**flow/design.v**
```verilog
module top(
    input logic clk,         
    input logic rst,         
    output logic RGB_R,      
    output logic RGB_G,      
    output logic RGB_B       
);
    localparam CLK_FREQ = 12_000_000;  
    localparam PWM_RESOLUTION = 8;   
    localparam PWM_MAX = (1 << PWM_RESOLUTION) - 1;   
    localparam PWM_CYCLES = 256;   
    localparam DEGREES_MAX = 360;
    localparam CYCLES_PER_DEGREE = CLK_FREQ / DEGREES_MAX;   
    typedef enum logic [1:0] {
        STATE_PWM_COUNT,
        STATE_DEGREE_COUNT,
        STATE_HSV_CALC,
        STATE_PWM_OUTPUT
    } state_t;
    logic [PWM_RESOLUTION-1:0] pwm_counter;
    logic [PWM_RESOLUTION-1:0] red_pwm_value, green_pwm_value, blue_pwm_value;
    logic [31:0] degree_counter;
    logic [8:0] current_degree;
    state_t current_state;
    state_t next_state;
    always_ff @(posedge clk) begin
        if (rst) current_state <= STATE_PWM_COUNT;
        else current_state <= next_state;
    end
    always_comb begin  
        case (current_state)
            STATE_PWM_COUNT: begin
                if (degree_counter == CYCLES_PER_DEGREE - 1) begin
                    next_state = STATE_DEGREE_COUNT;
                end else begin
                    next_state = STATE_PWM_COUNT;
                end
            end
            STATE_DEGREE_COUNT: begin
                next_state = STATE_HSV_CALC;
            end
            STATE_HSV_CALC: begin
                next_state = STATE_PWM_OUTPUT;
            end
            STATE_PWM_OUTPUT: begin
                next_state = STATE_PWM_COUNT;
            end
            default: begin
                next_state = STATE_PWM_COUNT;
            end
        endcase
    end
    always_ff @(posedge clk) begin
        if (rst) begin
            pwm_counter <= 0;
            degree_counter <= 0;
            current_degree <= 0;
            red_pwm_value <= 0;
            green_pwm_value <= 0;
            blue_pwm_value <= 0;
        end else
        case (current_state)
            STATE_PWM_COUNT: begin
                pwm_counter <= pwm_counter + 1;                
                if (degree_counter == CYCLES_PER_DEGREE - 1) begin
                    degree_counter <= 0;
                end else begin
                    degree_counter <= degree_counter + 1;
                end
            end
            STATE_DEGREE_COUNT: begin
                if (current_degree == DEGREES_MAX - 1) begin
                    current_degree <= 0;
                end else begin
                    current_degree <= current_degree + 1;
                end
            end
            STATE_HSV_CALC: begin
                if (current_degree < 60) begin
                    red_pwm_value <= PWM_MAX;
                end else if (current_degree < 120) begin
                    red_pwm_value <= PWM_MAX - ((current_degree - 60) * PWM_MAX / 60);
                end else if (current_degree < 240) begin
                    red_pwm_value <= 0;
                end else if (current_degree < 300) begin
                    red_pwm_value <= (current_degree - 240) * PWM_MAX / 60;
                end else begin
                    red_pwm_value <= PWM_MAX;
                end
                if (current_degree < 60) begin
                    green_pwm_value <= current_degree * PWM_MAX / 60;
                end else if (current_degree < 180) begin
                    green_pwm_value <= PWM_MAX;
                end else if (current_degree < 240) begin
                    green_pwm_value <= PWM_MAX - ((current_degree - 180) * PWM_MAX / 60);
                end else begin
                    green_pwm_value <= 0;
                end
                if (current_degree < 120) begin
                    blue_pwm_value <= 0;
                end else if (current_degree < 180) begin
                    blue_pwm_value <= (current_degree - 120) * PWM_MAX / 60;
                end else if (current_degree < 300) begin
                    blue_pwm_value <= PWM_MAX;
                end else begin
                    blue_pwm_value <= PWM_MAX - ((current_degree - 300) * PWM_MAX / 60);
                end
            end
            STATE_PWM_OUTPUT: begin
            end
        endcase
    end
    assign RGB_R = (pwm_counter > red_pwm_value) ? 1'b1 : 1'b0;
    assign RGB_G = (pwm_counter > green_pwm_value) ? 1'b1 : 1'b0;
    assign RGB_B = (pwm_counter > blue_pwm_value) ? 1'b1 : 1'b0;
endmodule
```
**flow/constraint.sdc**
```tcl
create_clock -name core_clock -period 9.18 [get_ports {clk}]
set_input_delay 1.8360 -clock core_clock [delete_from_list [all_inputs] [get_ports {clk}]]
set_output_delay 1.8360 -clock core_clock [all_outputs]
set_load 0.01 [all_outputs]
```
**flow/run.sh**
```bash
#!/bin/bash
# the make line also repeats each setting of config.mk as NAME=value (left out here)
make -C /OpenROAD-flow-scripts/flow DESIGN_CONFIG=/design/flow/config.mk WORK_HOME=/design/flow/orfs CLKGATE_MAP_FILE= finish
```
**flow/config.mk**
```make
export PLATFORM = sky130hd
export DESIGN_NAME = top
export DESIGN_NICKNAME = top
export VERILOG_FILES = /design/flow/design.v
export SDC_FILE = /design/flow/constraint.sdc
export NUM_CORES = 4
export LEC_CHECK = 0
export ABC_AREA = 1
export CAP_MARGIN = 20
export CORE_MARGIN = 2
export CORE_UTILIZATION = 72
export CTS_CLUSTER_DIAMETER = 97
export CTS_CLUSTER_SIZE = 81
export HOLD_SLACK_MARGIN = 0.29
export PLACE_DENSITY_LB_ADDON = 0.28
export SETUP_SLACK_MARGIN = -0.83
export SLEW_MARGIN = 35
```
==> results.cfg, run 1 <==
; flow metrics
[clocking]
max_h_tree_level = 3
numClockSinks = 77
cts.path.max_buffers = 2
cts.root.buffer_cell = sky130_fd_sc_hd__clkbuf_16
cts_hold_buf = 0
cts_inserted_buffers = 9

[floorplanning]
core-area_um2 = 26800
die_w_um = 169
io-pin-count = 5
initial_core_util = 0.730
die_height_um = 169
die_area_um2 = 28500
placementRows = 60

[logic_synthesis]
ys.flops = 77
postSynth.asyncResetShare = 0
synth-compound-area-share = 0.110
synth_area_leader_cell = sky130_fd_sc_hd__fa_1
largest_logic_family = adder cells
post_synth_and_or_nand_nor_area_fraction = 0.236
synth-cells-yosys = 2750
synth-main-ff-cell = sky130_fd_sc_hd__dfxtp_1
synth_chip_area_um2 = 19600
area_leaders = sky130_fd_sc_hd__fa_1, sky130_fd_sc_hd__ha_1, sky130_fd_sc_hd__inv_1, sky130_fd_sc_hd__nand2_1, sky130_fd_sc_hd__dfxtp_1
synth_sequential_area_ratio = 0.0787
synth.avg_cell_area_um2 = 7.12
post_synth_edffs = 0
area_leader_share = 0.231
synthesis.yosys.warnings = 1
post_synth_mux_area_share = 0.00205
ys_types = 61
gate_count_of_the_mapped_netlist = 2750
synth.cell_area_um2 = 19600
post_synth_xor_area_fraction = 0.0509
net_count_after_synthesis = 3213
synthTopCellsByCount = sky130_fd_sc_hd__inv_1, sky130_fd_sc_hd__nand2_1, sky130_fd_sc_hd__ha_1, sky130_fd_sc_hd__fa_1, sky130_fd_sc_hd__nand3_1
synthAdderAreaFrac = 0.381
synth_top_cell_by_count = sky130_fd_sc_hd__inv_1

[placement]
finalWeightedCongestion = 1.01
post-place-ws_ns = -1.53
hpwlAfterDp_mm = 52.4
port_buffers = 4
placement.cell_area_um2 = 22900

[run_status]
outcome = did not finish
run.stop_error = [ERROR GRT-0232] Routing congestion too high. Check the congestion heatmap in the GUI.
stop_stage = global routing

[grt]
groute.usage.overall = 0.860
globalRoute.totalOverflow = 229
-- metal layers --
metal	overflow	track usage
met5	0	0.445
met3	5	0.755
met2	136	0.997
met4	84	0.907
met1	4	0.830
-- per-stage QoR --
step | setup TNS, ns | instances | hold WS, ns
CTS | -7.18 | 3486 | 0.438
detailed placement | -14.33 | 3466 | 0.411
global placement | -6.53 | 3466 | 0.402
floorplan | -4.68 | 2750 | 0.390
-- repair_timing --
action                     4_1_cts
setup buffers                   10
pin swaps                       41
hold endpoints to repair         0
setup endpoints to repair        9
gates resized                  134
==> run 2, diff against run 1 <==
ABC_AREA = 0   (was 1)
CELL_PAD_IN_SITES_GLOBAL_PLACEMENT = 2   (was not set)
CORE_MARGIN = 4   (was 2)
CTS_CLUSTER_DIAMETER = 40   (was 97)
CTS_CLUSTER_SIZE = not set   (was 81)
HOLD_SLACK_MARGIN = not set   (was 0.29)
MIN_ROUTING_LAYER = met1   (was not set)
PLACE_DENSITY_LB_ADDON = not set   (was 0.28)
SETUP_SLACK_MARGIN = not set   (was -0.83)
SLEW_MARGIN = 20   (was 35)
TNS_END_PERCENT = 40   (was not set)
clock period = 13.9 ns   (was 9.18 ns; I/O delays follow)
==> run 2 against run 1 <==
  * The flow stops in global placement without I/O
  * Die area is 5.4% higher
  * Area after synthesis increased by 0.65%
  * Synthesized cell count is 12% lower
==> results.cfg, run 2 <==
; flow metrics
[logic_synthesis]
synthesis.yosys.warnings = 1
synth.avg_cell_area_um2 = 8.17
ys_types = 108
largest_logic_family = adder cells
synth-cells-yosys = 2413
synth-compound-area-share = 0.210
synth.cell_area_um2 = 19700
post_synth_and_or_nand_nor_area_fraction = 0.141
synth_area_leader_cell = sky130_fd_sc_hd__fa_1
area_leader_share = 0.230
ys.flops = 77
synth_chip_area_um2 = 19700
net_count_after_synthesis = 2876
synthTopCellsByCount = sky130_fd_sc_hd__inv_1, sky130_fd_sc_hd__ha_1, sky130_fd_sc_hd__fa_1, sky130_fd_sc_hd__nor2_1, sky130_fd_sc_hd__nand2_1
synth-main-ff-cell = sky130_fd_sc_hd__dfxtp_1
synthAdderAreaFrac = 0.379
post_synth_xor_area_fraction = 0.0720
synth_top_cell_by_count = sky130_fd_sc_hd__inv_1
post_synth_mux_area_share = 0.0174
post_synth_edffs = 0
postSynth.asyncResetShare = 0
gate_count_of_the_mapped_netlist = 2413
synth_sequential_area_ratio = 0.0782
area_leaders = sky130_fd_sc_hd__fa_1, sky130_fd_sc_hd__ha_1, sky130_fd_sc_hd__inv_1, sky130_fd_sc_hd__dfxtp_1, sky130_fd_sc_hd__xnor2_1

[run_status]
run.stop_error = [ERROR GPL-0301] Utilization 129.731 % exceeds 100%.
outcome = did not finish
stop_stage = global placement without I/O

[floorplanning]
die_w_um = 173
core-area_um2 = 27000
die_height_um = 173
initial_core_util = 0.731
die_area_um2 = 30100
placementRows = 60
==> run 3, diff against run 2 <==
ABC_AREA = 1   (was 0)
CELL_PAD_IN_SITES_GLOBAL_PLACEMENT = not set   (was 2)
CORE_MARGIN = 2   (was 4)
CTS_CLUSTER_DIAMETER = 97   (was 40)
CTS_CLUSTER_SIZE = 81   (was not set)
MIN_ROUTING_LAYER = not set   (was met1)
PLACE_DENSITY_LB_ADDON = 0.01   (was not set)
SETUP_SLACK_MARGIN = 2.59   (was not set)
SLEW_MARGIN = 35   (was 20)
TNS_END_PERCENT = not set   (was 40)
clock period = 9.22 ns   (was 13.9 ns; I/O delays follow)
==> run 3 against run 2 <==
  * The flow stops in global routing
  * Area after synthesis down 0.65%
  * Die area down 5.2%
  * Synthesized cell count up 14%
==> results.cfg, run 3 <==
; flow metrics
[grt]
globalRoute.totalOverflow = 3385
groute.usage.overall = 1.04

[logic_synthesis]
synthAdderAreaFrac = 0.381
synth.cell_area_um2 = 19600
largest_logic_family = adder cells
ys.flops = 77
synth_chip_area_um2 = 19600
synth_area_leader_cell = sky130_fd_sc_hd__fa_1
synth_top_cell_by_count = sky130_fd_sc_hd__inv_1
post_synth_edffs = 0
post_synth_mux_area_share = 0.00205
ys_types = 61
area_leaders = sky130_fd_sc_hd__fa_1, sky130_fd_sc_hd__ha_1, sky130_fd_sc_hd__inv_1, sky130_fd_sc_hd__nand2_1, sky130_fd_sc_hd__dfxtp_1
synth.avg_cell_area_um2 = 7.12
synth_sequential_area_ratio = 0.0787
postSynth.asyncResetShare = 0
post_synth_and_or_nand_nor_area_fraction = 0.236
synthesis.yosys.warnings = 1
gate_count_of_the_mapped_netlist = 2750
synth-cells-yosys = 2750
area_leader_share = 0.231
synthTopCellsByCount = sky130_fd_sc_hd__inv_1, sky130_fd_sc_hd__nand2_1, sky130_fd_sc_hd__ha_1, sky130_fd_sc_hd__fa_1, sky130_fd_sc_hd__nand3_1
net_count_after_synthesis = 3213
synth-main-ff-cell = sky130_fd_sc_hd__dfxtp_1
post_synth_xor_area_fraction = 0.0509
synth-compound-area-share = 0.110

[floorplanning]
placementRows = 60
initial_core_util = 0.730
die_area_um2 = 28500
die_w_um = 169
io-pin-count = 5
die_height_um = 169
core-area_um2 = 26800

[placement]
post-place-ws_ns = -1.33
finalWeightedCongestion = 1.08
port_buffers = 4
hpwlAfterDp_mm = 55.7

[run_status]
stop_stage = global routing
outcome = did not finish
run.stop_error = [ERROR GRT-0232] Routing congestion too high. Check the congestion heatmap in the GUI.

[clocking]
numClockSinks = 77
cts_inserted_buffers = 9
cts_hold_buf = 0
max_h_tree_level = 3
cts.path.max_buffers = 2
cts.root.buffer_cell = sky130_fd_sc_hd__clkbuf_16
==> run 3: routing by layer <==
| layer | GRT usage | GRT overflow |
|---|---|---|
| met4 | 1.21 | 651 |
| met5 | 0.384 | 6 |
| met1 | 0.871 | 39 |
| met3 | 0.706 | 33 |
| met2 | 1.47 | 2656 |
==> run 3: timing repair <==
action | CTS
setup buffers | 44
pin swaps | 143
endpoints found under the setup margin | 24
resized | 248
==> run 3: metrics by stage <==
| stage | area, µm² | hold WS [ns] | cells |
|---|---|---|---|
| floorplan | 20400 | 0.390 | 2750 |
| global placement | 23500 | 0.407 | 3426 |
| detailed placement | 23500 | 0.406 | 3426 |
| CTS | 25200 | 0.443 | 3486 |
==> run 4, diff against run 3 <==
ABC_AREA = 0   (was 1)
CAP_MARGIN = 40   (was 20)
CELL_PAD_IN_SITES_DETAIL_PLACEMENT = 0   (was not set)
CTS_CLUSTER_DIAMETER = not set   (was 97)
CTS_CLUSTER_SIZE = not set   (was 81)
MAX_ROUTING_LAYER = met5   (was not set)
MIN_ROUTING_LAYER = met1   (was not set)
PLACE_DENSITY_LB_ADDON = 0.0   (was 0.01)
SETUP_SLACK_MARGIN = not set   (was 2.59)
SLEW_MARGIN = 30   (was 35)
clock period = 9.3 ns   (was 9.22 ns; I/O delays follow)
==> run 4 against run 3 <==
  * The run fails in clock tree synthesis
  * Die area grew 0.64%
  * Area after synthesis is 0.65% higher
  * Synthesized cell count fell by 12%
==> results.cfg, run 4 <==
; flow metrics
[placement]
post-place-ws_ns = -1.88
port_buffers = 4
finalWeightedCongestion = 1.12
hpwlAfterDp_mm = 62.3
placedCellCount = 3241

[logic_synthesis]
synth_sequential_area_ratio = 0.0782
post_synth_mux_area_share = 0.0174
postSynth.asyncResetShare = 0
synth_area_leader_cell = sky130_fd_sc_hd__fa_1
synth.avg_cell_area_um2 = 8.17
post_synth_edffs = 0
ys.flops = 77
synth_top_cell_by_count = sky130_fd_sc_hd__inv_1
ys_types = 108
synthesis.yosys.warnings = 1
synth.cell_area_um2 = 19700
post_synth_and_or_nand_nor_area_fraction = 0.141
gate_count_of_the_mapped_netlist = 2413
synth-main-ff-cell = sky130_fd_sc_hd__dfxtp_1
synthTopCellsByCount = sky130_fd_sc_hd__inv_1, sky130_fd_sc_hd__ha_1, sky130_fd_sc_hd__fa_1, sky130_fd_sc_hd__nor2_1, sky130_fd_sc_hd__nand2_1
synth-compound-area-share = 0.210
area_leaders = sky130_fd_sc_hd__fa_1, sky130_fd_sc_hd__ha_1, sky130_fd_sc_hd__inv_1, sky130_fd_sc_hd__dfxtp_1, sky130_fd_sc_hd__xnor2_1
synthAdderAreaFrac = 0.379
largest_logic_family = adder cells
post_synth_xor_area_fraction = 0.0720
area_leader_share = 0.230
net_count_after_synthesis = 2876
synth-cells-yosys = 2413
synth_chip_area_um2 = 19700

[floorplanning]
die_area_um2 = 28700
io-pin-count = 5
die_height_um = 169
initial_core_util = 0.733
core-area_um2 = 26900
die_w_um = 169
placementRows = 60

[run_status]
stop_stage = clock tree synthesis
run.stop_error = [ERROR DPL-0033] detailed placement checks failed during check placement.
outcome = did not finish
[run 4: metrics by stage]
stage / utilization / area, µm² / power (mW)
floorplan: - / 20400 / 0.366
global placement: 0.916 / 24600 / 0.377
detailed placement: 0.917 / 24600 / 0.379
==> run 5, diff against run 4 <==
ABC_AREA = not set   (was 0)
CAP_MARGIN = 20   (was 40)
CELL_PAD_IN_SITES_DETAIL_PLACEMENT = not set   (was 0)
CTS_CLUSTER_DIAMETER = 391   (was not set)
CTS_CLUSTER_SIZE = 100   (was not set)
MAX_ROUTING_LAYER = not set   (was met5)
MIN_ROUTING_LAYER = not set   (was met1)
PLACE_DENSITY = 0.39   (was not set)
PLACE_DENSITY_LB_ADDON = not set   (was 0.0)
SETUP_SLACK_MARGIN = 2.62   (was not set)
SLEW_MARGIN = 20   (was 30)
TNS_END_PERCENT = 5   (was not set)
clock period = 10.6 ns   (was 9.3 ns; I/O delays follow)
==> run 5 against run 4 <==
  * The run fails in global routing
  * Synthesized cell count unchanged
  * Die area is the same
  * Area after synthesis did not move
==> results.cfg, run 5 <==
; flow metrics
[placement]
placedCellCount = 2949
finalWeightedCongestion = 1.07
port_buffers = 4
placement.cell_area_um2 = 22500
hpwlAfterDp_mm = 51.3
post-place-ws_ns = -0.544

[logic_synthesis]
synth-main-ff-cell = sky130_fd_sc_hd__dfxtp_1
ys.flops = 77
synth_chip_area_um2 = 19700
area_leaders = sky130_fd_sc_hd__fa_1, sky130_fd_sc_hd__ha_1, sky130_fd_sc_hd__inv_1, sky130_fd_sc_hd__dfxtp_1, sky130_fd_sc_hd__xnor2_1
synthAdderAreaFrac = 0.379
post_synth_xor_area_fraction = 0.0720
synth.avg_cell_area_um2 = 8.17
post_synth_mux_area_share = 0.0174
ys_types = 108
gate_count_of_the_mapped_netlist = 2413
synthTopCellsByCount = sky130_fd_sc_hd__inv_1, sky130_fd_sc_hd__ha_1, sky130_fd_sc_hd__fa_1, sky130_fd_sc_hd__nor2_1, sky130_fd_sc_hd__nand2_1
synthesis.yosys.warnings = 1
postSynth.asyncResetShare = 0
synth_top_cell_by_count = sky130_fd_sc_hd__inv_1
post_synth_and_or_nand_nor_area_fraction = 0.141
synth-compound-area-share = 0.210
largest_logic_family = adder cells
synth.cell_area_um2 = 19700
synth-cells-yosys = 2413
area_leader_share = 0.230
post_synth_edffs = 0
synth_sequential_area_ratio = 0.0782
net_count_after_synthesis = 2876
synth_area_leader_cell = sky130_fd_sc_hd__fa_1

[floorplanning]
die_area_um2 = 28700
die_w_um = 169
io-pin-count = 5
die_height_um = 169
initial_core_util = 0.733
core-area_um2 = 26900
placementRows = 60

[clocking]
cts.root.buffer_cell = sky130_fd_sc_hd__clkbuf_16
max_h_tree_level = 3
cts_inserted_buffers = 9
numClockSinks = 77
cts.path.max_buffers = 2

[run_status]
stop_stage = global routing
outcome = did not finish
run.stop_error = [ERROR GRT-0232] Routing congestion too high. Check the congestion heatmap in the GUI.

[grt]
globalRoute.totalOverflow = 7
groute.usage.overall = 0.666
## run 5: stage by stage
stage	hold slack, ns	utilization
2_1_floorplan	0.390	-
3_3_place_gp	0.401	0.836
3_5_place_dp	0.411	0.836
4_1_cts	0.432	0.881
## run 5: repair_timing
action	in CTS
hold buffers	0
hold endpoints to repair	0
gates resized	118
setup buffers	45
setup endpoints to repair	24
gates cloned	0
pin swaps	74
## run 5: per-layer routing
layer  GRT usage  GRT overflow
met3       0.420             0
met1       0.665             0
met4       0.673             2
met2       0.910             5
met5       0.103             0
==> run 6, diff against run 5 <==
CAP_MARGIN = 40   (was 20)
CORE_ASPECT_RATIO = 0.85   (was not set)
CORE_MARGIN = 7   (was 2)
CORE_UTILIZATION = 60   (was 72)
CTS_CLUSTER_DIAMETER = 25   (was 391)
CTS_CLUSTER_SIZE = 33   (was 100)
GPL_ROUTABILITY_DRIVEN = 0   (was not set)
GPL_TIMING_DRIVEN = 1   (was not set)
PLACE_DENSITY = not set   (was 0.39)
PLACE_DENSITY_LB_ADDON = 0.07   (was not set)
SETUP_SLACK_MARGIN = not set   (was 2.62)
TNS_END_PERCENT = not set   (was 5)
clock period = 9.47 ns   (was 10.6 ns; I/O delays follow)
==> run 6 against run 5 <==
  * Now fails the layout checks on setup timing
  * Area after synthesis unchanged
  * Synthesized cell count unchanged
  * Die area up 33%
==> results.cfg, run 6 <==
; flow metrics
[power]
p_comb_mw = 0.0388
power-top-group = clock
vdd_ir_drop_max_mv = 0.0706
p_leak_nw = 12.8
power.sequential.fraction = 0.459
p_total_mw = 0.715
p_int_mw = 0.526
cellPowerDensity_nw_per_um2 = 27.0
power.switching_fraction = 0.264
clockNetworkPower_mw = 0.348
clock_power_share = 0.487
p_switching_mw = 0.189
seq-power_mw = 0.328
p_comb_frac = 0.054

[min_path]
hold_path.class = flop to flop
worstHoldPathCells = 2
whs_endpoint = current_state[0]
hold_path_startpoint = current_state[3]

[sta]
timing_worst_slew_pin_value_ns = 0.845
timing.hold.ws_ns = 0.422
final_min_period_over_clock_period = 1.17
max_freq_mhz = 90.1
finalWorstSetupSlack_ns = -1.63
timing.setup.tns_ns = -17.93
setup_repair_after_global_routing_missed_its_margin = true
max-slew-margin-rel = 0.431
finClkSkew_ns = 0.0123
finalSetupViolations = 16
timing.final.max_slew_violations = 0
timing.final.hold_violations = 0
timing.final.crit_period_ns = 11.10

[grt]
grt_pass1_wl_mm = 107
vias_in_the_first_global_route = 20700
grt_antenna_before_repair = 2
globalRoute.totalOverflow = 0
groute.usage.overall = 0.341
grt_start_max_net_pins = 41

[logic_synthesis]
postSynth.asyncResetShare = 0
ys_types = 108
gate_count_of_the_mapped_netlist = 2413
post_synth_and_or_nand_nor_area_fraction = 0.141
ys.flops = 77
synth_chip_area_um2 = 19700
net_count_after_synthesis = 2876
synth.cell_area_um2 = 19700
area_leaders = sky130_fd_sc_hd__fa_1, sky130_fd_sc_hd__ha_1, sky130_fd_sc_hd__inv_1, sky130_fd_sc_hd__dfxtp_1, sky130_fd_sc_hd__xnor2_1
area_leader_share = 0.230
post_synth_edffs = 0
largest_logic_family = adder cells
synthesis.yosys.warnings = 1
synth_area_leader_cell = sky130_fd_sc_hd__fa_1
post_synth_xor_area_fraction = 0.0720
synthAdderAreaFrac = 0.379
post_synth_mux_area_share = 0.0174
synth-main-ff-cell = sky130_fd_sc_hd__dfxtp_1
synth-cells-yosys = 2413
synthTopCellsByCount = sky130_fd_sc_hd__inv_1, sky130_fd_sc_hd__ha_1, sky130_fd_sc_hd__fa_1, sky130_fd_sc_hd__nor2_1, sky130_fd_sc_hd__nand2_1
synth.avg_cell_area_um2 = 8.17
synth-compound-area-share = 0.210
synth_sequential_area_ratio = 0.0782
synth_top_cell_by_count = sky130_fd_sc_hd__inv_1

[route]
drt-pass1-iter-count = 8
drc = 0
route.antenna.remaining_nets = 0
avgViaCountPerCell = 6.05
avgRoutedWirePerCell_um = 19.9
wl_final_mm = 68.1
num_vias = 20700
drtIter0Drc = 2472
antennaDiodeCount = 0

[placement]
placement.cell_area_um2 = 24800
hpwlAfterDp_mm = 53.7
port_buffers = 4
placedCellCount = 3345

[finish]
fin_area_um2 = 26500
n_fill_cell = 2026
area.combinational_um2 = 17500
nets = 3443
layout.area.seq_um2 = 1560
finish.cell_count_without_fillers = 3419
areaGrowthSynthToFinish_pct = 34.4

[setup_path]
critPathKind = flop to flop
max_stage_delay_ns = 0.55
data_arrival_time_of_the_critical_path_ns = 11.39
timing.critical_path.from = current_degree[4]
cp-endpoint = blue_pwm_value[0]
critical_path_peak_fanout = 7
reg2reg_from = current_degree[4]
ff2ff_setup_slack_ns = -1.63
worst_path_max_delay_cell = sky130_fd_sc_hd__fa_1
cp.required_ns = 9.76
logic_depth_of_the_worst_path_buffers_included = 50
setup.worst_path.start_class = flop
r2r_cells = 50
cp_common_cell = sky130_fd_sc_hd__buf_4
timing.critical_path.buf_inv = 16
critical-path-top-delay-family = AND-OR/OR-AND gates
r2r_end = blue_pwm_value[0]
cp-end-kind = flop

[floorplanning]
initial_core_util = 0.616
die_area_um2 = 38100
core-area_um2 = 32000
placementRows = 60
die_w_um = 211
die_height_um = 181
io-pin-count = 5

[clocking]
cts_tree = yes
numClockSinks = 77
cts.path.max_buffers = 2
clk-insertion-delay-late_ns = 0.35
cts_inserted_buffers = 9
cts.root.buffer_cell = sky130_fd_sc_hd__clkbuf_16
max_h_tree_level = 3
clk_transition_reported_paths_ns = 0.07

[flow_run]
log.warning_count = 63
max_cap_viol_count = 0

[run_status]
layout.failed_checks = setup timing
outcome = complete, but fails checks
[run 6: routing by layer]
metal	global-route usage	wire length, µm
met1	0.446	27200
met2	0.538	29800
met3	0.0829	6970
met4	0.143	4030
met5	0	77
[run 6: cell type report]
type / count / area share
clock buffer: 9 / 0.00851
clock inverter: 7 / 0.00251
inverter: 464 / 0.0666
multi-input combinational: 1806 / 0.663
sequential: 77 / 0.0590
tap: 434 / 0.0205
timing repair buffer: 622 / 0.180
[run 6: per-stage QoR]
| step | utilization | setup WS, ns |
|---|---|---|
| after floorplan | - | -0.862 |
| after detailed placement | 0.777 | -1.42 |
| after global routing | 0.828 | -1.88 |
| after CTS | 0.805 | -1.07 |
| final | 0.828 | -1.63 |
| after global placement | 0.776 | -1.24 |
[run 6: timing repair]
| action | CTS | global route |
|---|---|---|
| endpoints found under the hold margin | 0 | 0 |
| hold buffers | 0 | 0 |
| setup buffers | 33 | 33 |
| endpoints found under the setup margin | 15 | 21 |
| pin swaps | 64 | 66 |
| resized | 87 | 100 |
==> run 7, diff against run 6 <==
CAP_MARGIN = 20   (was 40)
CORE_ASPECT_RATIO = 1.44   (was 0.85)
CORE_MARGIN = 2   (was 7)
CORE_UTILIZATION = 72   (was 60)
CTS_CLUSTER_DIAMETER = not set   (was 25)
CTS_CLUSTER_SIZE = 10   (was 33)
GPL_ROUTABILITY_DRIVEN = not set   (was 0)
GPL_TIMING_DRIVEN = not set   (was 1)
PLACE_DENSITY_LB_ADDON = not set   (was 0.07)
SETUP_SLACK_MARGIN = -0.39   (was not set)
TNS_END_PERCENT = 5   (was not set)
clock period = 8.61 ns   (was 9.47 ns; I/O delays follow)
==> run 7 against run 6 <==
  * The flow now stops in global routing
  * Die area is 25% lower
  * Synthesized cell count stayed put
  * Area after synthesis stayed put
==> results.cfg, run 7 <==
; flow metrics
[floorplanning]
die_w_um = 142
die_height_um = 203
die_area_um2 = 28700
core-area_um2 = 26900
initial_core_util = 0.731
io-pin-count = 5
placementRows = 72

[logic_synthesis]
post_synth_edffs = 0
synthAdderAreaFrac = 0.379
synth-cells-yosys = 2413
synth_chip_area_um2 = 19700
synth.cell_area_um2 = 19700
synthesis.yosys.warnings = 1
area_leaders = sky130_fd_sc_hd__fa_1, sky130_fd_sc_hd__ha_1, sky130_fd_sc_hd__inv_1, sky130_fd_sc_hd__dfxtp_1, sky130_fd_sc_hd__xnor2_1
synth_sequential_area_ratio = 0.0782
synth_area_leader_cell = sky130_fd_sc_hd__fa_1
synthTopCellsByCount = sky130_fd_sc_hd__inv_1, sky130_fd_sc_hd__ha_1, sky130_fd_sc_hd__fa_1, sky130_fd_sc_hd__nor2_1, sky130_fd_sc_hd__nand2_1
gate_count_of_the_mapped_netlist = 2413
ys_types = 108
synth-main-ff-cell = sky130_fd_sc_hd__dfxtp_1
synth_top_cell_by_count = sky130_fd_sc_hd__inv_1
post_synth_and_or_nand_nor_area_fraction = 0.141
area_leader_share = 0.230
postSynth.asyncResetShare = 0
net_count_after_synthesis = 2876
synth.avg_cell_area_um2 = 8.17
post_synth_xor_area_fraction = 0.0720
post_synth_mux_area_share = 0.0174
largest_logic_family = adder cells
ys.flops = 77
synth-compound-area-share = 0.210

[placement]
port_buffers = 4
hpwlAfterDp_mm = 64.2
post-place-ws_ns = -2.68
placement.cell_area_um2 = 24900
finalWeightedCongestion = 1.14
placedCellCount = 3263

[clocking]
cts.root.buffer_cell = sky130_fd_sc_hd__clkbuf_16
max_h_tree_level = 3
cts.path.max_buffers = 2
cts_inserted_buffers = 9
numClockSinks = 77
cts_hold_buf = 0

[run_status]
outcome = did not finish
run.stop_error = [ERROR GRT-0116] Global routing finished with congestion. Check the congestion regions in the DRC Viewer.
stop_stage = global routing

[grt]
globalRoute.totalOverflow = 1267
groute.usage.overall = 0.939
==> run 7: metal layers <==
metal	overflow	global-route usage
met3	22	0.778
met2	881	1.14
met1	22	0.868
met4	342	1.05
met5	0	0.430
==> run 7: what timing repair did <==
action | 4_1_cts
buffers inserted | 31
setup endpoints to repair | 23
pin swaps | 57
resized | 106
==> run 8, diff against run 7 <==
ABC_AREA = 1   (was not set)
CAP_MARGIN = 40   (was 20)
CELL_PAD_IN_SITES_DETAIL_PLACEMENT = 0   (was not set)
CORE_ASPECT_RATIO = not set   (was 1.44)
CORE_UTILIZATION = 58   (was 72)
CTS_CLUSTER_SIZE = not set   (was 10)
MAX_ROUTING_LAYER = met5   (was not set)
MIN_ROUTING_LAYER = met1   (was not set)
PLACE_DENSITY = 0.62   (was not set)
SETUP_SLACK_MARGIN = not set   (was -0.39)
TNS_END_PERCENT = not set   (was 5)
clock period = 7.63 ns   (was 8.61 ns; I/O delays follow)
==> run 8 against run 7 <==
  * Synthesized cell count increased by 14%
  * Now fails the layout checks on setup timing
  * Die area increased by 23%
  * Area after synthesis decreased by 0.65%
==> results.cfg, run 8 <==
; flow metrics
[run_status]
outcome = complete, but fails checks
layout.failed_checks = setup timing

[setup_path]
cp.required_ns = 7.92
timing.critical_path.from = current_degree[4]
critPathKind = flop to flop
r2r_cells = 75
cp-end-kind = flop
ff2ff_setup_slack_ns = -2.95
logic_depth_of_the_worst_path_buffers_included = 75
setup.worst_path.start_class = flop
reg2reg_from = current_degree[4]
worst_path_max_delay_cell = sky130_fd_sc_hd__fa_1
critical-path-top-delay-family = simple AND/OR/NAND/NOR gates
cp-endpoint = red_pwm_value[0]
data_arrival_time_of_the_critical_path_ns = 10.87
cp_common_cell = sky130_fd_sc_hd__nand2_2
critical_path_peak_fanout = 7
r2r_end = red_pwm_value[0]
max_stage_delay_ns = 0.61
timing.critical_path.buf_inv = 13

[power]
p_comb_mw = 0.0435
p_int_mw = 0.649
p_leak_nw = 13.7
cellPowerDensity_nw_per_um2 = 33.7
clock_power_share = 0.505
p_switching_mw = 0.256
power.sequential.fraction = 0.447
vdd_ir_drop_max_mv = 0.0957
power-top-group = clock
clockNetworkPower_mw = 0.457
p_comb_frac = 0.048
seq-power_mw = 0.405
power.switching_fraction = 0.283

[placement]
placement.cell_area_um2 = 24800
post-place-ws_ns = -2.84
hpwlAfterDp_mm = 54.9
port_buffers = 4
finalWeightedCongestion = 0.955

[logic_synthesis]
synth-main-ff-cell = sky130_fd_sc_hd__dfxtp_1
synthesis.yosys.warnings = 1
synth.avg_cell_area_um2 = 7.12
post_synth_edffs = 0
largest_logic_family = adder cells
ys.flops = 77
postSynth.asyncResetShare = 0
synth_sequential_area_ratio = 0.0787
net_count_after_synthesis = 3213
synth-compound-area-share = 0.110
gate_count_of_the_mapped_netlist = 2750
area_leaders = sky130_fd_sc_hd__fa_1, sky130_fd_sc_hd__ha_1, sky130_fd_sc_hd__inv_1, sky130_fd_sc_hd__nand2_1, sky130_fd_sc_hd__dfxtp_1
synth_chip_area_um2 = 19600
synthTopCellsByCount = sky130_fd_sc_hd__inv_1, sky130_fd_sc_hd__nand2_1, sky130_fd_sc_hd__ha_1, sky130_fd_sc_hd__fa_1, sky130_fd_sc_hd__nand3_1
post_synth_mux_area_share = 0.00205
synth.cell_area_um2 = 19600
post_synth_and_or_nand_nor_area_fraction = 0.236
area_leader_share = 0.231
post_synth_xor_area_fraction = 0.0509
synth_area_leader_cell = sky130_fd_sc_hd__fa_1
ys_types = 61
synth_top_cell_by_count = sky130_fd_sc_hd__inv_1
synth-cells-yosys = 2750
synthAdderAreaFrac = 0.381

[route]
wl_final_mm = 69.8
antennaDiodeCount = 0
drt-pass1-iter-count = 7
route.antenna.remaining_nets = 0
drc = 0
avgRoutedWirePerCell_um = 18.5
num_vias = 20600
drtIter0Drc = 1331
avgViaCountPerCell = 5.48

[floorplanning]
die_height_um = 188
placementRows = 67
die_w_um = 188
die_area_um2 = 35200
io-pin-count = 5
initial_core_util = 0.587
core-area_um2 = 33400

[sta]
finalWorstSetupSlack_ns = -2.95
finClkSkew_ns = 0.0309
timing.setup.tns_ns = -46.56
final_min_period_over_clock_period = 1.39
max-slew-margin-rel = 0.551
timing_worst_slew_pin_value_ns = 0.671
timing.final.crit_period_ns = 10.58
finalSetupViolations = 24
max_freq_mhz = 94.5
setup_repair_after_global_routing_missed_its_margin = true
timing.final.max_slew_violations = 0
timing.final.hold_violations = 0
timing.hold.ws_ns = 0.468

[finish]
areaGrowthSynthToFinish_pct = 37.1
layout.area.seq_um2 = 1570
fin_area_um2 = 26800
n_fill_cell = 2293
area.combinational_um2 = 17200
nets = 3775
post-route-util = 0.804

[clocking]
clk-insertion-delay-late_ns = 0.37
cts_hold_buf = 0
cts_tree = yes
cts.path.max_buffers = 2
cts.root.buffer_cell = sky130_fd_sc_hd__clkbuf_16
numClockSinks = 77
clk_transition_reported_paths_ns = 0.09
cts_inserted_buffers = 9
max_h_tree_level = 3

[min_path]
worstHoldPathCells = 2
whs_endpoint = green_pwm_value[5]
hold_path_startpoint = green_pwm_value[5]
hold_path.class = flop to flop

[grt]
groute.usage.overall = 0.385
vias_in_the_first_global_route = 21300
grt_start_max_net_pins = 40
globalRoute.totalOverflow = 0
grt_pass1_wl_mm = 107
grt_antenna_before_repair = 0

[flow_run]
log.warning_count = 65
max_cap_viol_count = 0
==> run 8: layer usage <==
metal	part of all wire	GRT usage
met5	0	0
met4	0.074	0.228
met3	0.059	0.0509
met2	0.48	0.675
met1	0.38	0.451
==> run 8: repair_timing <==
item	in CTS	in global routing
gates resized	208	110
pin swaps	144	91
setup buffers	45	22
setup endpoints to repair	24	24
hold endpoints to repair	0	0
==> run 8: through the flow <==
stage               total power [mW]  instances
floorplan                      0.439       2750
global placement               0.454       3688
detailed placement             0.456       3689
CTS                            0.903       3750
global route                   0.923       3765
finish                         0.905       3765
==> run 8: layout make-up <==
| cell class | count | share of cell area |
|---|---|---|
| inverter | 670 | 0.0958 |
| tap | 448 | 0.0209 |
| sequential | 77 | 0.0584 |
| clock buffer | 9 | 0.00839 |
| clock inverter | 7 | 0.00247 |
| timing repair buffer | 597 | 0.174 |
| multi-input combinational | 1957 | 0.640 |
==> run 9, diff against run 8 <==
ABC_AREA = 0   (was 1)
CAP_MARGIN = 20   (was 40)
CELL_PAD_IN_SITES_DETAIL_PLACEMENT = 1   (was 0)
CELL_PAD_IN_SITES_GLOBAL_PLACEMENT = 1   (was not set)
CORE_UTILIZATION = 71   (was 58)
GPL_TIMING_DRIVEN = 0   (was not set)
MAX_ROUTING_LAYER = not set   (was met5)
PLACE_DENSITY = not set   (was 0.62)
PLACE_DENSITY_LB_ADDON = 0.29   (was not set)
clock period = 16.6 ns   (was 7.63 ns; I/O delays follow)
==> run 9 against run 8 <==
  * The run now fails in global placement without I/O
  * Synthesized cell count fell by 12%
  * Die area shrank 17%
  * Area after synthesis grew 0.65%
==> results.cfg, run 9 <==
; flow metrics
[run_status]
outcome = did not finish
stop_stage = global placement without I/O
run.stop_error = [ERROR FLW-0024] Place density exceeds 1.0 (current PLACE_DENSITY_LB_ADDON =  0.29). Please check if the value of  PLACE_DENSITY_LB_ADDON is between 0 and 0.99.

[logic_synthesis]
synth-cells-yosys = 2413
post_synth_xor_area_fraction = 0.0720
gate_count_of_the_mapped_netlist = 2413
synth_sequential_area_ratio = 0.0782
area_leaders = sky130_fd_sc_hd__fa_1, sky130_fd_sc_hd__ha_1, sky130_fd_sc_hd__inv_1, sky130_fd_sc_hd__dfxtp_1, sky130_fd_sc_hd__xnor2_1
synth_chip_area_um2 = 19700
area_leader_share = 0.230
synth.avg_cell_area_um2 = 8.17
synthTopCellsByCount = sky130_fd_sc_hd__inv_1, sky130_fd_sc_hd__ha_1, sky130_fd_sc_hd__fa_1, sky130_fd_sc_hd__nor2_1, sky130_fd_sc_hd__nand2_1
largest_logic_family = adder cells
synthAdderAreaFrac = 0.379
synth-compound-area-share = 0.210
postSynth.asyncResetShare = 0
synth_area_leader_cell = sky130_fd_sc_hd__fa_1
post_synth_edffs = 0
synth.cell_area_um2 = 19700
synth_top_cell_by_count = sky130_fd_sc_hd__inv_1
ys_types = 108
synthesis.yosys.warnings = 1
post_synth_mux_area_share = 0.0174
synth-main-ff-cell = sky130_fd_sc_hd__dfxtp_1
ys.flops = 77
net_count_after_synthesis = 2876
post_synth_and_or_nand_nor_area_fraction = 0.141

[floorplanning]
die_area_um2 = 29100
die_w_um = 171
die_height_um = 171
core-area_um2 = 27100
placementRows = 60
initial_core_util = 0.727
==> run 10, diff against run 9 <==
ABC_AREA = not set   (was 0)
CAP_MARGIN = 0   (was 20)
CELL_PAD_IN_SITES_DETAIL_PLACEMENT = not set   (was 1)
CELL_PAD_IN_SITES_GLOBAL_PLACEMENT = not set   (was 1)
CORE_UTILIZATION = 72   (was 71)
CTS_CLUSTER_DIAMETER = 400   (was not set)
CTS_CLUSTER_SIZE = 10   (was not set)
GPL_TIMING_DRIVEN = not set   (was 0)
MIN_ROUTING_LAYER = not set   (was met1)
PLACE_DENSITY_LB_ADDON = not set   (was 0.29)
SETUP_SLACK_MARGIN = -0.39   (was not set)
clock period = 11.0 ns   (was 16.6 ns; I/O delays follow)
==> run 10 against run 9 <==
  * The layout now fails its checks (setup timing)
  * Synthesized cell count did not move
  * Area after synthesis did not move
  * Die area fell by 1.4%
==> results.cfg, run 10 <==
; flow metrics
[run_status]
outcome = complete, but fails checks
layout.failed_checks = setup timing

[logic_synthesis]
gate_count_of_the_mapped_netlist = 2413
ys.flops = 77
synth-cells-yosys = 2413
net_count_after_synthesis = 2876
synth.cell_area_um2 = 19700
post_synth_edffs = 0
postSynth.asyncResetShare = 0
post_synth_and_or_nand_nor_area_fraction = 0.141
synth-compound-area-share = 0.210
synth_sequential_area_ratio = 0.0782
synth_top_cell_by_count = sky130_fd_sc_hd__inv_1
post_synth_xor_area_fraction = 0.0720
area_leader_share = 0.230
post_synth_mux_area_share = 0.0174
synthesis.yosys.warnings = 1
ys_types = 108
synth.avg_cell_area_um2 = 8.17
synthAdderAreaFrac = 0.379
synth-main-ff-cell = sky130_fd_sc_hd__dfxtp_1
largest_logic_family = adder cells
synthTopCellsByCount = sky130_fd_sc_hd__inv_1, sky130_fd_sc_hd__ha_1, sky130_fd_sc_hd__fa_1, sky130_fd_sc_hd__nor2_1, sky130_fd_sc_hd__nand2_1
synth_area_leader_cell = sky130_fd_sc_hd__fa_1
area_leaders = sky130_fd_sc_hd__fa_1, sky130_fd_sc_hd__ha_1, sky130_fd_sc_hd__inv_1, sky130_fd_sc_hd__dfxtp_1, sky130_fd_sc_hd__xnor2_1
synth_chip_area_um2 = 19700

[route]
antennaDiodeCount = 0
wl_final_mm = 59.6
drt-pass1-iter-count = 8
avgRoutedWirePerCell_um = 20.7
drtIter0Drc = 1652
num_vias = 18300
drc = 0
route.antenna.remaining_nets = 0
avgViaCountPerCell = 6.37

[setup_path]
cp.required_ns = 11.24
critical-path-top-delay-family = AND-OR/OR-AND gates
cp-endpoint = blue_pwm_value[1]
cp_common_cell = sky130_fd_sc_hd__buf_4
critPathKind = flop to flop
timing.critical_path.from = current_degree[7]
worst_path_max_delay_cell = sky130_fd_sc_hd__fa_1
ff2ff_setup_slack_ns = -0.17
logic_depth_of_the_worst_path_buffers_included = 47
max_stage_delay_ns = 0.53
timing.critical_path.buf_inv = 12
r2r_end = blue_pwm_value[1]
critical_path_peak_fanout = 7
r2r_cells = 47
setup.worst_path.start_class = flop
data_arrival_time_of_the_critical_path_ns = 11.40
reg2reg_from = current_degree[7]
cp-end-kind = flop

[grt]
use_met3 = 0.0760
globalRoute.totalOverflow = 0
top_usage_layer_grt = met2
grt_pass1_wl_mm = 93.1
groute.usage.overall = 0.413
grt.met1_usage = 0.511
grt_start_max_net_pins = 41
vias_in_the_first_global_route = 18200
grt_antenna_before_repair = 0
globalRouteMet2Util = 0.687

[placement]
hpwlAfterDp_mm = 47.8
placement.cell_area_um2 = 21000
finalWeightedCongestion = 1.07
placedCellCount = 2830
post-place-ws_ns = -0.536
port_buffers = 4

[clocking]
max_h_tree_level = 3
cts_hold_buf = 0
clk_transition_reported_paths_ns = 0.07
cts.path.max_buffers = 2
cts.root.buffer_cell = sky130_fd_sc_hd__clkbuf_16
clk-insertion-delay-late_ns = 0.36
cts_inserted_buffers = 9
numClockSinks = 77
cts_tree = yes

[floorplanning]
die_area_um2 = 28700
core-area_um2 = 26900
die_w_um = 169
initial_core_util = 0.733
die_height_um = 169
io-pin-count = 5
placementRows = 60

[min_path]
whs_endpoint = blue_pwm_value[4]
hold_path.class = flop to flop
worstHoldPathCells = 2
hold_path_startpoint = blue_pwm_value[4]

[sta]
finalWorstSetupSlack_ns = -0.167
timing.hold.ws_ns = 0.472
timing.final.max_slew_violations = 0
setup_repair_after_global_routing_missed_its_margin = true
timing.setup.tns_ns = -0.812
timing_worst_slew_pin_value_ns = 1.19
finalSetupViolations = 8
timing.final.hold_violations = 0
max-slew-margin-rel = 0.205
finClkSkew_ns = 0.0134
final_min_period_over_clock_period = 1.02
timing.final.crit_period_ns = 11.17
max_freq_mhz = 89.5

[power]
seq-power_mw = 0.283
p_int_mw = 0.464
power-top-group = clock
clockNetworkPower_mw = 0.302
power.switching_fraction = 0.250
vdd_ir_drop_max_mv = 0.0583
p_total_mw = 0.618
p_leak_nw = 10.4
clock_power_share = 0.488
cellPowerDensity_nw_per_um2 = 28.0
p_comb_frac = 0.053
p_switching_mw = 0.154
power.sequential.fraction = 0.459
p_comb_mw = 0.0330

[finish]
nets = 2995
n_fill_cell = 1735
finish.cell_count_without_fillers = 2878
fin_area_um2 = 22100
layout.area.seq_um2 = 1550
area.combinational_um2 = 16700
areaGrowthSynthToFinish_pct = 12.1
post-route-util = 0.822

[flow_run]
max_cap_viol_count = 0
log.warning_count = 63
[run 10: area by class of cell]
type,count,area share
multi-input cells,1806,0.757
clock inverters,5,0.00193
flip-flops and latches,77,0.0701
repair buffers,174,0.0613
well taps,341,0.0193
clock buffers,11,0.0114
inverters,464,0.0788
[run 10: layer usage]
metal / share of wire / up-vias
li1: - / 8431
met1: 0.38 / 8826
met2: 0.47 / 863
met3: 0.085 / 211
met4: 0.064 / 0
met5: 0 / -
[run 10: what timing repair did]
item                                    CTS  global route
setup buffers                             2            33
resized                                   8           109
pin swaps                                 3            34
endpoints found under the setup margin    6            11
==> run 11, diff against run 10 <==
ABC_AREA = 1   (was not set)
CAP_MARGIN = 20   (was 0)
CTS_CLUSTER_DIAMETER = 97   (was 400)
CTS_CLUSTER_SIZE = 81   (was 10)
HOLD_SLACK_MARGIN = 0.29   (was not set)
PLACE_DENSITY_LB_ADDON = 0.28   (was not set)
SETUP_SLACK_MARGIN = 2.74   (was -0.39)
SLEW_MARGIN = 35   (was 20)
clock period = 9.19 ns   (was 11.0 ns; I/O delays follow)
==> run 11 against run 10 <==
  * Synthesized cell count rose by 14%
  * Die area fell by 0.64%
  * Area after synthesis fell by 0.65%
  * The run now fails in global routing
==> results.cfg, run 11 <==
; flow metrics
[run_status]
outcome = did not finish
stop_stage = global routing
run.stop_error = [ERROR GRT-0116] Global routing finished with congestion. Check the congestion regions in the DRC Viewer.

[logic_synthesis]
synth.avg_cell_area_um2 = 7.12
synthTopCellsByCount = sky130_fd_sc_hd__inv_1, sky130_fd_sc_hd__nand2_1, sky130_fd_sc_hd__ha_1, sky130_fd_sc_hd__fa_1, sky130_fd_sc_hd__nand3_1
synth.cell_area_um2 = 19600
postSynth.asyncResetShare = 0
ys.flops = 77
post_synth_and_or_nand_nor_area_fraction = 0.236
ys_types = 61
area_leaders = sky130_fd_sc_hd__fa_1, sky130_fd_sc_hd__ha_1, sky130_fd_sc_hd__inv_1, sky130_fd_sc_hd__nand2_1, sky130_fd_sc_hd__dfxtp_1
synth_area_leader_cell = sky130_fd_sc_hd__fa_1
gate_count_of_the_mapped_netlist = 2750
synth_chip_area_um2 = 19600
synthAdderAreaFrac = 0.381
net_count_after_synthesis = 3213
post_synth_xor_area_fraction = 0.0509
largest_logic_family = adder cells
synth_sequential_area_ratio = 0.0787
synth_top_cell_by_count = sky130_fd_sc_hd__inv_1
post_synth_mux_area_share = 0.00205
synth-compound-area-share = 0.110
area_leader_share = 0.231
synth-cells-yosys = 2750
synthesis.yosys.warnings = 1
synth-main-ff-cell = sky130_fd_sc_hd__dfxtp_1
post_synth_edffs = 0

[clocking]
cts.path.max_buffers = 2
cts_inserted_buffers = 9
numClockSinks = 77
max_h_tree_level = 3
cts.root.buffer_cell = sky130_fd_sc_hd__clkbuf_16

[placement]
port_buffers = 4
hpwlAfterDp_mm = 56.6
finalWeightedCongestion = 1.06
post-place-ws_ns = -1.36
placedCellCount = 3422

[floorplanning]
die_w_um = 169
die_height_um = 169
core-area_um2 = 26800
die_area_um2 = 28500
initial_core_util = 0.730
placementRows = 60
io-pin-count = 5

[grt]
groute.usage.overall = 0.832
globalRoute.totalOverflow = 298
run 11: what timing repair did:
action	4_1_cts
pin swaps	127
hold endpoints to repair	0
buffers inserted	36
gates resized	221
setup endpoints to repair	24
hold buffers	0
run 11: layer usage:
metal / GRT usage / GRT overflow
met1: 0.795 / 3
met2: 0.988 / 194
met3: 0.714 / 4
met4: 0.883 / 96
met5: 0.391 / 1
run 11: through the flow:
stage / hold WS (ns) / TNS (ns) / instance area (µm²)
CTS: 0.423 / -6.58 / 25000
floorplan: 0.390 / -0.605 / 20400
global placement: 0.405 / -4.44 / 23500
detailed placement: 0.400 / -11.99 / 23500
==> run 12, diff against run 11 <==
ABC_AREA = not set   (was 1)
CORE_UTILIZATION = 30   (was 72)
CTS_CLUSTER_DIAMETER = not set   (was 97)
CTS_CLUSTER_SIZE = not set   (was 81)
HOLD_SLACK_MARGIN = not set   (was 0.29)
PLACE_DENSITY_LB_ADDON = not set   (was 0.28)
SETUP_SLACK_MARGIN = not set   (was 2.74)
SLEW_MARGIN = 20   (was 35)
clock period = 22.2 ns   (was 9.19 ns; I/O delays follow)
==> run 12 against run 11 <==
  * Now clean on timing, DRC and antenna
  * Synthesized cell count is 12% lower
  * Die area up 140%
  * Area after synthesis is 0.65% higher
==> results.cfg, run 12 <==
; flow metrics
[run_status]
outcome = timing/DRC/antenna clean

[power]
clock_power_share = 0.522
p_leak_nw = 9.55
vdd_ir_drop_max_mv = 0.0360
seq-power_mw = 0.141
p_comb_mw = 0.0159
power-top-group = clock
power.switching_fraction = 0.246
p_total_mw = 0.327
clockNetworkPower_mw = 0.171
p_comb_frac = 0.049
cellPowerDensity_nw_per_um2 = 15.5
p_switching_mw = 0.0803
power.sequential.fraction = 0.430
p_int_mw = 0.247

[floorplanning]
placementRows = 93
die_area_um2 = 67700
die_w_um = 260
initial_core_util = 0.305
io-pin-count = 5
die_height_um = 260
core-area_um2 = 64700

[min_path]
worstHoldPathCells = 2
hold_path.class = flop to flop
hold_path_startpoint = current_state[3]
whs_endpoint = current_state[0]

[grt]
globalRoute.totalOverflow = 0
groute.usage.overall = 0.171
top_usage_layer_grt = met2
grt_start_max_net_pins = 41
use_met3 = 0.0272
grt_pass1_wl_mm = 92.3
grt.met1_usage = 0.237
vias_in_the_first_global_route = 16600
grt_antenna_before_repair = 1
globalRouteMet2Util = 0.273

[sta]
timing.final.max_slew_violations = 0
max-slew-margin-rel = 0.298
timing.setup.tns_ns = 0
timing.final.hold_violations = 0
timing_worst_slew_pin_value_ns = 1.05
finalSetupViolations = 0
timing.final.crit_period_ns = 13.35
finClkSkew_ns = 0.0152
final_min_period_over_clock_period = 0.601
finalWorstSetupSlack_ns = 8.85
timing.hold.ws_ns = 0.404
setup_repair_after_global_routing_missed_its_margin = false
max_freq_mhz = 74.9

[setup_path]
cp-end-kind = flop
reg2reg_from = current_degree[6]
cp.required_ns = 22.45
r2r_end = blue_pwm_value[0]
r2r_cells = 37
cp_common_cell = sky130_fd_sc_hd__inv_1
critical-path-top-delay-family = AND-OR/OR-AND gates
timing.critical_path.buf_inv = 5
cp-endpoint = blue_pwm_value[0]
max_stage_delay_ns = 0.98
setup.worst_path.start_class = flop
worst_path_max_delay_cell = sky130_fd_sc_hd__dfxtp_1
critical_path_peak_fanout = 19
logic_depth_of_the_worst_path_buffers_included = 37
ff2ff_setup_slack_ns = 8.85
timing.critical_path.from = current_degree[6]
critPathKind = flop to flop
data_arrival_time_of_the_critical_path_ns = 13.60

[logic_synthesis]
synth_sequential_area_ratio = 0.0782
synth-cells-yosys = 2413
post_synth_and_or_nand_nor_area_fraction = 0.141
area_leader_share = 0.230
synthTopCellsByCount = sky130_fd_sc_hd__inv_1, sky130_fd_sc_hd__ha_1, sky130_fd_sc_hd__fa_1, sky130_fd_sc_hd__nor2_1, sky130_fd_sc_hd__nand2_1
post_synth_edffs = 0
synth_area_leader_cell = sky130_fd_sc_hd__fa_1
post_synth_mux_area_share = 0.0174
ys_types = 108
postSynth.asyncResetShare = 0
synth-main-ff-cell = sky130_fd_sc_hd__dfxtp_1
post_synth_xor_area_fraction = 0.0720
net_count_after_synthesis = 2876
synth-compound-area-share = 0.210
largest_logic_family = adder cells
ys.flops = 77
synthesis.yosys.warnings = 1
gate_count_of_the_mapped_netlist = 2413
area_leaders = sky130_fd_sc_hd__fa_1, sky130_fd_sc_hd__ha_1, sky130_fd_sc_hd__inv_1, sky130_fd_sc_hd__dfxtp_1, sky130_fd_sc_hd__xnor2_1
synthAdderAreaFrac = 0.379
synth.cell_area_um2 = 19700
synth.avg_cell_area_um2 = 8.17
synth_chip_area_um2 = 19700
synth_top_cell_by_count = sky130_fd_sc_hd__inv_1

[route]
drc = 0
avgRoutedWirePerCell_um = 17.6
drtIter0Drc = 1385
antennaDiodeCount = 0
route.antenna.remaining_nets = 0
drt-pass1-iter-count = 7
avgViaCountPerCell = 5.19
wl_final_mm = 57.0
num_vias = 16900

[placement]
port_buffers = 4
hpwlAfterDp_mm = 47.0
post-place-ws_ns = 9.02
placedCellCount = 3232
finalWeightedCongestion = 0.943
placement.cell_area_um2 = 20800

[clocking]
cts_hold_buf = 0
max_h_tree_level = 3
cts_inserted_buffers = 9
post_cts_resized = 0
clk-insertion-delay-late_ns = 0.37
cts.path.max_buffers = 2
numClockSinks = 77
cts.root.buffer_cell = sky130_fd_sc_hd__clkbuf_16
cts_tree = yes
cts_setup_buffers = 0
clk_transition_reported_paths_ns = 0.08

[finish]
areaGrowthSynthToFinish_pct = 7.10
layout.area.seq_um2 = 1540
finish.cell_count_without_fillers = 3249
fin_area_um2 = 21100
n_fill_cell = 6827
post-route-util = 0.326
area.combinational_um2 = 16200
nets = 2852

[flow_run]
max_cap_viol_count = 0
log.warning_count = 60
## run 12: final cells by class
type | count | share of cell area
clock buffers | 9 | 0.0107
clock inverters | 7 | 0.00504
inverters | 464 | 0.0825
multi-input cells | 1806 | 0.767
flip-flops and latches | 77 | 0.0731
well taps | 855 | 0.0507
repair buffers | 31 | 0.0114
## run 12: routing by layer
layer  share of wire  vias to the layer above  wire, µm
met5               0                        -         0
met4           0.031                        0      1740
met3           0.063                       89      3590
met2            0.44                      494     25100
met1            0.47                     8139     26600
li1                -                     8154         -
==> run 13, diff against run 12 <==
ABC_AREA = 1   (was not set)
CAP_MARGIN = 15   (was 20)
CORE_MARGIN = 5   (was 2)
CORE_UTILIZATION = 28   (was 30)
CTS_CLUSTER_SIZE = 29   (was not set)
HOLD_SLACK_MARGIN = 0.2   (was not set)
MIN_ROUTING_LAYER = met2   (was not set)
PLACE_DENSITY = 0.66   (was not set)
SETUP_SLACK_MARGIN = -1.19   (was not set)
clock period = 14.0 ns   (was 22.2 ns; I/O delays follow)
==> run 13 against run 12 <==
  * Combinational power increased by 47%
  * Core utilization decreased by 2.6 points
  * Via count increased by 44%
  * Power increased by 50%
  * Synthesized cell count increased by 14%
  * Maximum frequency increased by 6.3%
  * First-iteration DRC count increased to 3.4 times the previous value
  * Critical path type unchanged
  * Largest cell class unchanged
==> results.cfg, run 13 <==
; flow metrics
[run_status]
outcome = timing/DRC/antenna clean

[logic_synthesis]
area_leader_share = 0.231
largest_logic_family = adder cells
postSynth.asyncResetShare = 0
synth-compound-area-share = 0.110
ys_types = 61
gate_count_of_the_mapped_netlist = 2750
synth.avg_cell_area_um2 = 7.12
synthesis.yosys.warnings = 1
synth_area_leader_cell = sky130_fd_sc_hd__fa_1
synth_chip_area_um2 = 19600
synthTopCellsByCount = sky130_fd_sc_hd__inv_1, sky130_fd_sc_hd__nand2_1, sky130_fd_sc_hd__ha_1, sky130_fd_sc_hd__fa_1, sky130_fd_sc_hd__nand3_1
area_leaders = sky130_fd_sc_hd__fa_1, sky130_fd_sc_hd__ha_1, sky130_fd_sc_hd__inv_1, sky130_fd_sc_hd__nand2_1, sky130_fd_sc_hd__dfxtp_1
synth_sequential_area_ratio = 0.0787
synthAdderAreaFrac = 0.381
post_synth_xor_area_fraction = 0.0509
synth.cell_area_um2 = 19600
synth-main-ff-cell = sky130_fd_sc_hd__dfxtp_1
net_count_after_synthesis = 3213
post_synth_edffs = 0
post_synth_mux_area_share = 0.00205
post_synth_and_or_nand_nor_area_fraction = 0.236
synth-cells-yosys = 2750
ys.flops = 77
synth_top_cell_by_count = sky130_fd_sc_hd__inv_1

[power]
p_comb_mw = 0.0234
seq-power_mw = 0.222
vdd_ir_drop_max_mv = 0.0491
power-top-group = clock
p_int_mw = 0.354
power.switching_fraction = 0.277
clockNetworkPower_mw = 0.244
p_comb_frac = 0.048
p_switching_mw = 0.136
cellPowerDensity_nw_per_um2 = 23.4
clock_power_share = 0.499
p_leak_nw = 10.5
power.sequential.fraction = 0.453

[setup_path]
critical-path-top-delay-family = simple AND/OR/NAND/NOR gates
cp_common_cell = sky130_fd_sc_hd__nand2_1
reg2reg_from = current_degree[3]
max_stage_delay_ns = 0.89
worst_path_max_delay_cell = sky130_fd_sc_hd__dfxtp_1
setup.worst_path.start_class = flop
logic_depth_of_the_worst_path_buffers_included = 72
critical_path_peak_fanout = 17
r2r_end = blue_pwm_value[0]
cp-end-kind = flop
data_arrival_time_of_the_critical_path_ns = 12.78
cp-endpoint = blue_pwm_value[0]
cp.required_ns = 14.22
ff2ff_setup_slack_ns = 1.44
timing.critical_path.from = current_degree[3]
r2r_cells = 72
critPathKind = flop to flop
timing.critical_path.buf_inv = 9

[grt]
grt_pass1_wl_mm = 92.8
globalRoute.totalOverflow = 0
vias_in_the_first_global_route = 26000
grt_antenna_before_repair = 0
grt_start_max_net_pins = 40
groute.usage.overall = 0.235

[sta]
timing.final.hold_violations = 0
timing.final.max_slew_violations = 0
final_min_period_over_clock_period = 0.897
timing.setup.tns_ns = 0
setup_repair_after_global_routing_missed_its_margin = false
timing_worst_slew_pin_value_ns = 1.17
max-slew-margin-rel = 0.214
finClkSkew_ns = 0.0231
finalSetupViolations = 0
timing.final.crit_period_ns = 12.56
max_freq_mhz = 79.6

[clocking]
cts_hold_buf = 0
clk_transition_reported_paths_ns = 0.09
clk-insertion-delay-late_ns = 0.38
post_cts_resized = 0
cts_setup_buffers = 0
max_h_tree_level = 3
cts_tree = yes
cts_inserted_buffers = 9
cts.root.buffer_cell = sky130_fd_sc_hd__clkbuf_16
cts.path.max_buffers = 2
numClockSinks = 77

[placement]
finalWeightedCongestion = 1.04
port_buffers = 4
hpwlAfterDp_mm = 46.2
placedCellCount = 3658

[floorplanning]
die_area_um2 = 75300
core-area_um2 = 69700
placementRows = 97
die_w_um = 274
initial_core_util = 0.281
die_height_um = 274
io-pin-count = 5

[finish]
finish.cell_count_without_fillers = 3675
nets = 3192
areaGrowthSynthToFinish_pct = 6.88

[route]
wl_final_mm = 59.3
route.antenna.remaining_nets = 0
drt-pass1-iter-count = 20
routed.top_layer = met5
routedLengthMet1_um = 0
drtIter0Drc = 4682
num_vias = 24300
wl_met3_mm = 23.9
avgViaCountPerCell = 6.61
detailroute.wirelength.met2_mm = 27.6
avgRoutedWirePerCell_um = 16.1
drc = 0

[flow_run]
log.warning_count = 60
max_cap_viol_count = 0

[min_path]
worstHoldPathCells = 2
hold_path_startpoint = current_state[3]
hold_path.class = flop to flop
whs_endpoint = current_state[0]
==> run 13: layout make-up <==
type                    count  area, µm²
diodes                      1       2.50
well taps                 940       1180
fillers                  7676      48700
flip-flops and latches     77       1540
clock inverters             7       66.3
repair buffers             14        115
clock buffers               9        225
inverters                 670       2530
multi-input cells        1957      15300
==> run 13: metal layers <==
layer / vias to the layer above / track usage
li1: 8462 / -
met1: 8967 / -
met2: 6074 / 0.266
met3: 771 / 0.324
met4: 30 / 0.0592
met5: - / 0.114
==> run 13: metrics by stage <==
step | util | instance area, µm² | hold WS (ns) | total power, mW | setup WS, ns
CTS | 0.300 | 20900 | 0.415 | 0.490 | 1.92
floorplan | - | 19600 | 0.390 | 0.241 | 3.96
finish | 0.300 | 20900 | 0.410 | 0.490 | 1.44
global route | 0.300 | 20900 | 0.449 | 0.505 | 0.379
detailed placement | 0.296 | 20600 | 0.399 | 0.250 | 1.96
global placement | 0.296 | 20600 | 0.399 | 0.250 | 2.28
==> run 14, diff against run 13 <==
ABC_AREA = not set   (was 1)
CAP_MARGIN = 20   (was 15)
CORE_MARGIN = 2   (was 5)
CORE_UTILIZATION = 40   (was 28)
CTS_CLUSTER_SIZE = not set   (was 29)
HOLD_SLACK_MARGIN = not set   (was 0.2)
MIN_ROUTING_LAYER = not set   (was met2)
PLACE_DENSITY = not set   (was 0.66)
SETUP_SLACK_MARGIN = not set   (was -1.19)
clock period = 19.5 ns   (was 14.0 ns; I/O delays follow)
==> run 14 against run 13 <==
  * Die area fell by 32%
  * Combinational power shrank 21%
  * Clock-buffer cell count increased by 2
  * Power down 26%
  * Non-clock buffer count rose by 13
  * Via count fell by 30%
  * Clock skew decreased by 0.0035 ns
  * Core utilization rose by 13 points
  * Wire length down 2.7%
  * Synthesized cell count fell by 12%
  * Worst setup slack better by 4.6 ns
  * Highest routed layer is now met4
==> results.cfg, run 14 <==
; flow metrics
[run_status]
outcome = timing/DRC/antenna clean

[logic_synthesis]
synth-cells-yosys = 2413
post_synth_edffs = 0
synthTopCellsByCount = sky130_fd_sc_hd__inv_1, sky130_fd_sc_hd__ha_1, sky130_fd_sc_hd__fa_1, sky130_fd_sc_hd__nor2_1, sky130_fd_sc_hd__nand2_1
post_synth_xor_area_fraction = 0.0720
synth_top_cell_by_count = sky130_fd_sc_hd__inv_1
area_leaders = sky130_fd_sc_hd__fa_1, sky130_fd_sc_hd__ha_1, sky130_fd_sc_hd__inv_1, sky130_fd_sc_hd__dfxtp_1, sky130_fd_sc_hd__xnor2_1
largest_logic_family = adder cells
synth.avg_cell_area_um2 = 8.17
ys.flops = 77
synth-main-ff-cell = sky130_fd_sc_hd__dfxtp_1
postSynth.asyncResetShare = 0
ys_types = 108
post_synth_mux_area_share = 0.0174
synthesis.yosys.warnings = 1
synthAdderAreaFrac = 0.379
synth.cell_area_um2 = 19700
post_synth_and_or_nand_nor_area_fraction = 0.141
area_leader_share = 0.230
synth-compound-area-share = 0.210
gate_count_of_the_mapped_netlist = 2413
synth_chip_area_um2 = 19700
net_count_after_synthesis = 2876
synth_sequential_area_ratio = 0.0782
synth_area_leader_cell = sky130_fd_sc_hd__fa_1

[floorplanning]
io-pin-count = 5
initial_core_util = 0.404
die_w_um = 226
die_area_um2 = 51000
core-area_um2 = 48700
placementRows = 81
die_height_um = 226

[min_path]
hold_path_startpoint = current_state[3]
worstHoldPathCells = 2
whs_endpoint = current_state[0]
hold_path.class = flop to flop

[grt]
vias_in_the_first_global_route = 16800
globalRoute.totalOverflow = 0
groute.usage.overall = 0.229
grt_pass1_wl_mm = 92.0
grt_antenna_before_repair = 0
grt_start_max_net_pins = 41

[sta]
timing.setup.tns_ns = 0
timing.final.hold_violations = 0
timing.final.max_slew_violations = 0
max-slew-margin-rel = 0.217
final_min_period_over_clock_period = 0.693
timing.hold.ws_ns = 0.414
finalSetupViolations = 0
timing.final.crit_period_ns = 13.51
setup_repair_after_global_routing_missed_its_margin = false
max_freq_mhz = 74.0
finClkSkew_ns = 0.0196
timing_worst_slew_pin_value_ns = 1.17

[clocking]
cts_setup_buffers = 0
cts_hold_buf = 0
post_cts_resized = 0
cts_tree = yes
clk_transition_reported_paths_ns = 0.07
max_h_tree_level = 3
cts.path.max_buffers = 2
cts_inserted_buffers = 9
numClockSinks = 77
cts.root.buffer_cell = sky130_fd_sc_hd__clkbuf_16
clk-insertion-delay-late_ns = 0.35

[setup_path]
r2r_end = blue_pwm_value[0]
cp-end-kind = flop
worst_path_max_delay_cell = sky130_fd_sc_hd__dfxtp_1
cp-endpoint = blue_pwm_value[0]
ff2ff_setup_slack_ns = 5.99
critPathKind = flop to flop
critical_path_peak_fanout = 19
r2r_cells = 42
timing.critical_path.from = current_degree[6]
critical-path-top-delay-family = AND-OR/OR-AND gates
cp.required_ns = 19.73
max_stage_delay_ns = 1.00
setup.worst_path.start_class = flop
data_arrival_time_of_the_critical_path_ns = 13.74
logic_depth_of_the_worst_path_buffers_included = 42
timing.critical_path.buf_inv = 7
reg2reg_from = current_degree[6]
cp_common_cell = sky130_fd_sc_hd__inv_1

[power]
p_switching_mw = 0.0874
cellPowerDensity_nw_per_um2 = 17.4
p_int_mw = 0.274
clockNetworkPower_mw = 0.184
power.sequential.fraction = 0.442
vdd_ir_drop_max_mv = 0.0332
power.switching_fraction = 0.242
p_comb_mw = 0.0185
p_leak_nw = 9.52
clock_power_share = 0.507
power-top-group = clock
seq-power_mw = 0.160
p_comb_frac = 0.051

[flow_run]
max_cap_viol_count = 0
log.warning_count = 60

[route]
antennaDiodeCount = 0
drt-pass1-iter-count = 8
avgRoutedWirePerCell_um = 18.9
route.antenna.remaining_nets = 0
num_vias = 16900
wl_final_mm = 57.6
avgViaCountPerCell = 5.54
drc = 0
drtIter0Drc = 1242

[placement]
finalWeightedCongestion = 0.956
placement.cell_area_um2 = 20500
port_buffers = 4
hpwlAfterDp_mm = 48.0

[finish]
n_fill_cell = 4914
nets = 2848
areaGrowthSynthToFinish_pct = 5.67
fin_area_um2 = 20800
post-route-util = 0.427
==> run 14: layer usage <==
metal,track usage,up-vias,share of wire
li1,-,8130,-
met1,0.316,8267,0.46
met2,0.367,438,0.45
met3,0.0324,94,0.055
met4,0.0782,0,0.035
met5,0,-,0
==> run 14: layout make-up <==
class | instances | area, µm² | share of cell area
Clock buffer | 11 | 253 | 0.0121
Clock inverter | 5 | 65.1 | 0.00312
Inverter | 464 | 1740 | 0.0837
Multi-Input combinational cell | 1806 | 16200 | 0.777
Sequential cell | 77 | 1540 | 0.0740
Tap cell | 664 | 831 | 0.0399
Timing Repair Buffer | 27 | 213 | 0.0102
==> run 14: per-stage QoR <==
stage | total power, mW | worst slack [ns] | cells
floorplan | 0.175 | 7.81 | 2413
global placement | 0.181 | 6.31 | 3038
detailed placement | 0.182 | 5.97 | 3038
CTS | 0.364 | 5.92 | 3054
global route | 0.374 | 4.99 | 3054
finish | 0.362 | 5.99 | 3054
No activity file was given, so power comes from the tool's default toggle rates.
